Setup of job 9762:
// x_corr
module x_corr #(parameter xi_bits = 12,
                parameter xq_bits = 12,
                parameter yi_bits = 12,
                parameter yq_bits = 12,
                parameter i_bits = 31,
                parameter q_bits = 31,
                parameter length = 102,
                parameter length_counter_bits = 7,
                parameter out_max_bits = 62
                )
   (input clk,
    input                              rst,
    output                             s_axis_tready,
    input [xi_bits - 1:0]              xi,
    input [xq_bits - 1:0]              xq,
    input [yi_bits - 1:0]              yi,
    input [yq_bits - 1:0]              yq,
    input                              m_axis_tvalid,
    input                              m_axis_tready,
    output [out_max_bits - 1:0]        out_max,
    output [length_counter_bits - 1:0] index,
    output                             s_axis_tvalid
    );
For scale: ~17000 cells after synthesis, about 690 flip-flops, ~120 I/O pins, about 130000 um2 of cells after synthesis.
export LEC_CHECK = 0
export ABC_AREA = 1
export CAP_MARGIN = 20
export CORE_MARGIN = 2
export CORE_UTILIZATION = 72
export CTS_CLUSTER_DIAMETER = 398
export CTS_CLUSTER_SIZE = 99
export SETUP_SLACK_MARGIN = 0.34
export SLEW_MARGIN = 20
create_clock -name core_clock -period 2.02 [get_ports {clk}]
run.sh (not shown) runs the stock make flow with config.mk's settings and CLKGATE_MAP_FILE=.
No final results exist for job 9762, since it was stopped by error GRT-0116 during global routing (5_1_grt).
Inputs modified between job 9762 and job 6670:
Settings: ABC_AREA no longer set, was 1; CTS_CLUSTER_DIAMETER no longer set, was 398; CORE_UTILIZATION now 55, was 72; SETUP_SLACK_MARGIN no longer set, was 0.34; CTS_CLUSTER_SIZE now 100, was 99; the clock period (ns, I/O delays scaled along) now 5.67, was 2.02.
==> results <==
- Job 6670 completed end to end; final checks failed (negative setup slack).
- Delta (job 6670 minus job 9762): final HPWL from detailed placement -21%, synthesized chip area reported by yosys -11000 um2, chip footprint +20%, TritonCTS sink count ~0 delta.
What job 6763 does differently from job 6670 at the input level:
Settings: changing CORE_UTILIZATION from 55 to 19; removing CTS_CLUSTER_SIZE (formerly 100); changing the clock period (ns, I/O delays scaled along) from 5.67 to 9.08.
## What came out
Job 6670: complete, dirty (negative setup slack). Having completed the whole flow, job 6763 delivered a layout that passed the timing, DRC and antenna checks. Relative to job 6670, final weighted congestion in routability-driven placement decreased by 6.0% in job 6763. Job 6763 against job 6670: clock buffer count in the final layout has decreased; total design power shrank by 0.014 W; fraction of met1 tracks used by global routing shows a reduction of 28 points. Diff job 6670 -> job 6763: layout overhead on the synthesized area decreased 10 points, cell area after layout decreased about 8%, hold slack decreased 0.0058 ns.
[inputs] job 2057 vs job 6763
Settings: CTS_CLUSTER_DIAMETER: unset -> 398; ABC_AREA: unset -> 1; CORE_UTILIZATION: 19 -> 72; CTS_CLUSTER_SIZE: unset -> 100; TNS_END_PERCENT: unset -> 10; the clock period (ns, I/O delays scaled along): 9.08 -> 2.02.
--- outcome ---
Status: job 2057 FAILED at global routing (5_1_grt) (tool error)
Min synthesized area divided by synthesized cell count across job 6763 and job 2057: job 2057
Comparing simple-gate share of the synthesized area for job 6763 and job 2057, the bigger number came from job 2057.
Compared with job 6763, job 2057 shows a lower share of synthesized cell area in full adder, half adder and majority cells.
Placed cell count: job 2057 vs job 6763 up 308
Job 2057 vs job 6763: total die size down
Job 2057 — initial core utilization 54 points higher, job 6763 as reference
The chip area from the yosys synthesis statistics reported for job 2057 is greater than that of job 6763 by 11000 um2.
In the tables for job 6763 and job 2057, area after synthesis reads higher with job 2057.
Job 2057 vs job 6763: number of buffers created by CTS down
Of job 6763 and job 2057, job 6763 shows the lower synthesized cell count, with job 2057 above it.
The following lists how job 2490 was set up differently from job 2057:
Settings: a deleted TNS_END_PERCENT that had been 10; a change of CTS_CLUSTER_SIZE from 100 to 99.
- Of job 2490 and job 2057, none finishes clean.
- Hold-fix buffer count after cts: job 2490 vs job 2057, no meaningful difference
- Between job 2057 and job 2490, the proportion of synthesized chip area in sequential cells does not differ in any meaningful way.
- Compared with job 2057, in job 2490 number of clock buffers inserted by TritonCTS now smaller, global placer's final weighted congestion saw little to no change, number of placed instances, taps included has decreased.
- Changes observed in job 2490 relative to job 2057: setup slack after placement rose 0.055 ns; chip area did not really move; placed cell area grew by 520 um2; number of buffers inserted to repair setup after CTS went up; post-cts repair resize count went down by about 15%.
- The sum of net half-perimeters after detailed placement in job 2490 sits 7.8 mm above the value recorded for job 2057.
#### Input delta (job 4027 over job 2490)
Settings: CTS_CLUSTER_SIZE: 99 -> unset; the clock period (ns, I/O delays scaled along): 2.02 -> 2.43.
Findings:
global routing (5_1_grt): job 4027 exited with error
| post-placement worst setup slack | higher: job 4027 |
Looking at job 4027 and job 2490, the number of buffers on the longest clock path is a wash.
Synthesized area came out exactly the same in job 4027 and job 2490.
Power and IR drop assume default switching activity.
